## cordic
module cordic (
    input clk,
    input rst_n,
    input start,
    input [15:0] angle,
    output reg [15:0] cos,
    output reg [15:0] sin
);
Size in the first run: ~1900 cells after synthesis, ~69 flip-flops, about 0.017 sq mm of cells after synthesis.
Settings: LEC_CHECK=0, ABC_AREA=1, CAP_MARGIN=15, CELL_PAD_IN_SITES_DETAIL_PLACEMENT=0, CORE_ASPECT_RATIO=0.5, CORE_MARGIN=8, CORE_UTILIZATION=46, CTS_CLUSTER_DIAMETER=197, CTS_CLUSTER_SIZE=98, GPL_ROUTABILITY_DRIVEN=0, MAX_ROUTING_LAYER=met5, MIN_ROUTING_LAYER=met1, PLACE_DENSITY_LB_ADDON=0.06, SETUP_SLACK_MARGIN=-0.45, SLEW_MARGIN=20, TNS_END_PERCENT=20; clock period 15.8 ns.
run.sh (not shown) runs the stock make flow with config.mk's settings and CLKGATE_MAP_FILE=.
The first run finished clean.
Next try:
--- a/flow/config.mk
+++ b/flow/config.mk
@@ -8 +7,0 @@
-export ABC_AREA = 1
@@ -11,3 +10,3 @@
-export CORE_ASPECT_RATIO = 0.5
-export CORE_MARGIN = 8
-export CORE_UTILIZATION = 46
+export CORE_ASPECT_RATIO = 0.66
+export CORE_MARGIN = 2
+export CORE_UTILIZATION = 72
@@ -15,2 +14,2 @@
-export CTS_CLUSTER_SIZE = 98
-export GPL_ROUTABILITY_DRIVEN = 0
+export CTS_CLUSTER_SIZE = 41
+export GPL_ROUTABILITY_DRIVEN = 1
@@ -19,2 +18 @@
-export PLACE_DENSITY_LB_ADDON = 0.06
-export SETUP_SLACK_MARGIN = -0.45
+export SETUP_SLACK_MARGIN = 1.16
@@ -22 +19,0 @@
-export TNS_END_PERCENT = 20
==> flow/constraint.sdc (replaced) <==
create_clock -name core_clock -period 9.71 [get_ports {clk}]
set_input_delay 1.9420 -clock core_clock [delete_from_list [all_inputs] [get_ports {clk}]]
set_output_delay 1.9420 -clock core_clock [all_outputs]
set_load 0.01 [all_outputs]
- The changed run finished but fails on setup timing
- cell area came out higher by 19%
- total power came out higher by 120%
- clock-buffer cell count does not change
- setup slack is worse by 5400 ps
- cell count came out lower by 5.9%
- wire length came out higher by 21%
Next try:
==> flow/config.mk (replaced) <==
export PLATFORM = sky130hd
export DESIGN_NAME = cordic
export DESIGN_NICKNAME = cordic
export VERILOG_FILES = /design/flow/design.v
export SDC_FILE = /design/flow/constraint.sdc
export NUM_CORES = 4
export LEC_CHECK = 0
export CAP_MARGIN = 20
export CORE_MARGIN = 2
export CORE_UTILIZATION = 53
export SLEW_MARGIN = 20
==> flow/constraint.sdc (replaced) <==
create_clock -name core_clock -period 12.9 [get_ports {clk}]
set_input_delay 2.5800 -clock core_clock [delete_from_list [all_inputs] [get_ports {clk}]]
set_output_delay 2.5800 -clock core_clock [all_outputs]
set_load 0.01 [all_outputs]
What happened:
- The changed run produced a layout that fails on setup timing
- die area increases by 35%
- utilization decreases by 26 points
- clock skew stays flat
- worst setup slack is better by 3500 ps
- synthesized cell count does not change
- via count decreases by 12%
Next try:
--- a/flow/config.mk
+++ b/flow/config.mk
@@ -7,0 +8 @@
+export ABC_AREA = 1
@@ -10 +11 @@
-export CORE_UTILIZATION = 53
+export CORE_UTILIZATION = 69
==> flow/constraint.sdc (replaced) <==
create_clock -name core_clock -period 20.4 [get_ports {clk}]
set_input_delay 4.0800 -clock core_clock [delete_from_list [all_inputs] [get_ports {clk}]]
set_output_delay 4.0800 -clock core_clock [all_outputs]
set_load 0.01 [all_outputs]
This time the run produced a clean layout.
Combinational power is lower by 47%.
Setup slack improves by 5700 ps.
Routed wire length fell by 12%.

========
Starting RTL as in the previous note.
Settings: LEC_CHECK=0, ABC_AREA=1, CAP_MARGIN=20, CORE_MARGIN=2, CORE_UTILIZATION=72, CTS_CLUSTER_DIAMETER=394, CTS_CLUSTER_SIZE=97, PLACE_DENSITY=0.38, SLEW_MARGIN=20, TNS_END_PERCENT=20; clock period 7.95 ns.
The baseline finished but fails on setup timing.
==> next run, changes <==
- CTS_CLUSTER_DIAMETER: 394 -> 364
- CTS_CLUSTER_SIZE: 97 -> 100
- SETUP_SLACK_MARGIN: default -> -1.05
- TNS_END_PERCENT: 20 -> default
- clock period: 7.95 -> 11.7 ns (I/O delays scaled with it)
After rerunning: The new run completed, yet does not pass: setup timing; global-route usage goes down by 2.3 points; synthesized cell count is unchanged; design area is lower by about 2.7%; via count came out lower by about 6%; power falls by 39%.
==> next run, changes <==
- PLACE_DENSITY: 0.38 -> default
- SETUP_SLACK_MARGIN: -1.05 -> default
The changed run finished with setup timing left.
Count of clock-buffer cells in the layout climbs by 2.
Setup slack degrades by 0.10 ns.
Cell count hardly moves.
Synthesized cell count does not change.
Worst hold slack hardly moves.
Fmax shrinks by 0.72%.
Non-clock buffer count went up by 4.
==> next run, changes <==
- ABC_AREA: 1 -> default
- CORE_UTILIZATION: 72 -> 40
- CTS_CLUSTER_DIAMETER: 364 -> default
- CTS_CLUSTER_SIZE: 100 -> default
- clock period: 11.7 -> 16.0 ns (I/O delays scaled with it)
This time the run passed the timing, design-rule and antenna checks.
Fmax falls by a few percent.
Clock power falls by a quarter to a third.
Total power falls by well over a third.
Hold slack improves by 0.0069 ns.
Clock-buffer cell count falls by 2.
Wire length falls by about a fifth.
Flip-flop count does not change.
Combinational power falls by well over a third.
First-iteration DRC count falls by a quarter to a third.
==> next run, changes <==
- ABC_AREA: default -> 1
- CORE_ASPECT_RATIO: default -> 0.5
- CTS_CLUSTER_DIAMETER: default -> 25
- CTS_CLUSTER_SIZE: default -> 99
- TNS_END_PERCENT: default -> 100
Result: Setup slack improves by 0.017 ns. Clock skew goes down by 0.0068 ns. Via count barely changes. Worst hold slack degrades by 0.030 ns. Clock-buffer cell count goes up by 2. First-iteration DRC count goes up by 10%. Flip-flop count stays the same.
==> next run, changes <==
- ABC_AREA: 1 -> default
- CAP_MARGIN: 20 -> 30
- CORE_ASPECT_RATIO: 0.5 -> 1.45
- CTS_CLUSTER_DIAMETER: 25 -> default
- CTS_CLUSTER_SIZE: 99 -> default
- GPL_ROUTABILITY_DRIVEN: default -> 0
- GPL_TIMING_DRIVEN: default -> 0
- HOLD_SLACK_MARGIN: default -> 0.11
- MAX_ROUTING_LAYER: default -> met4
- MIN_ROUTING_LAYER: default -> met2
- TNS_END_PERCENT: 100 -> default
Outcome: Final cell count rose by 1.0%. Sequential power rose by 14%. Synthesized area rose by 5.9%. Combinational power rose by about 20%.
Power is estimated from default activity; no workload was simulated.
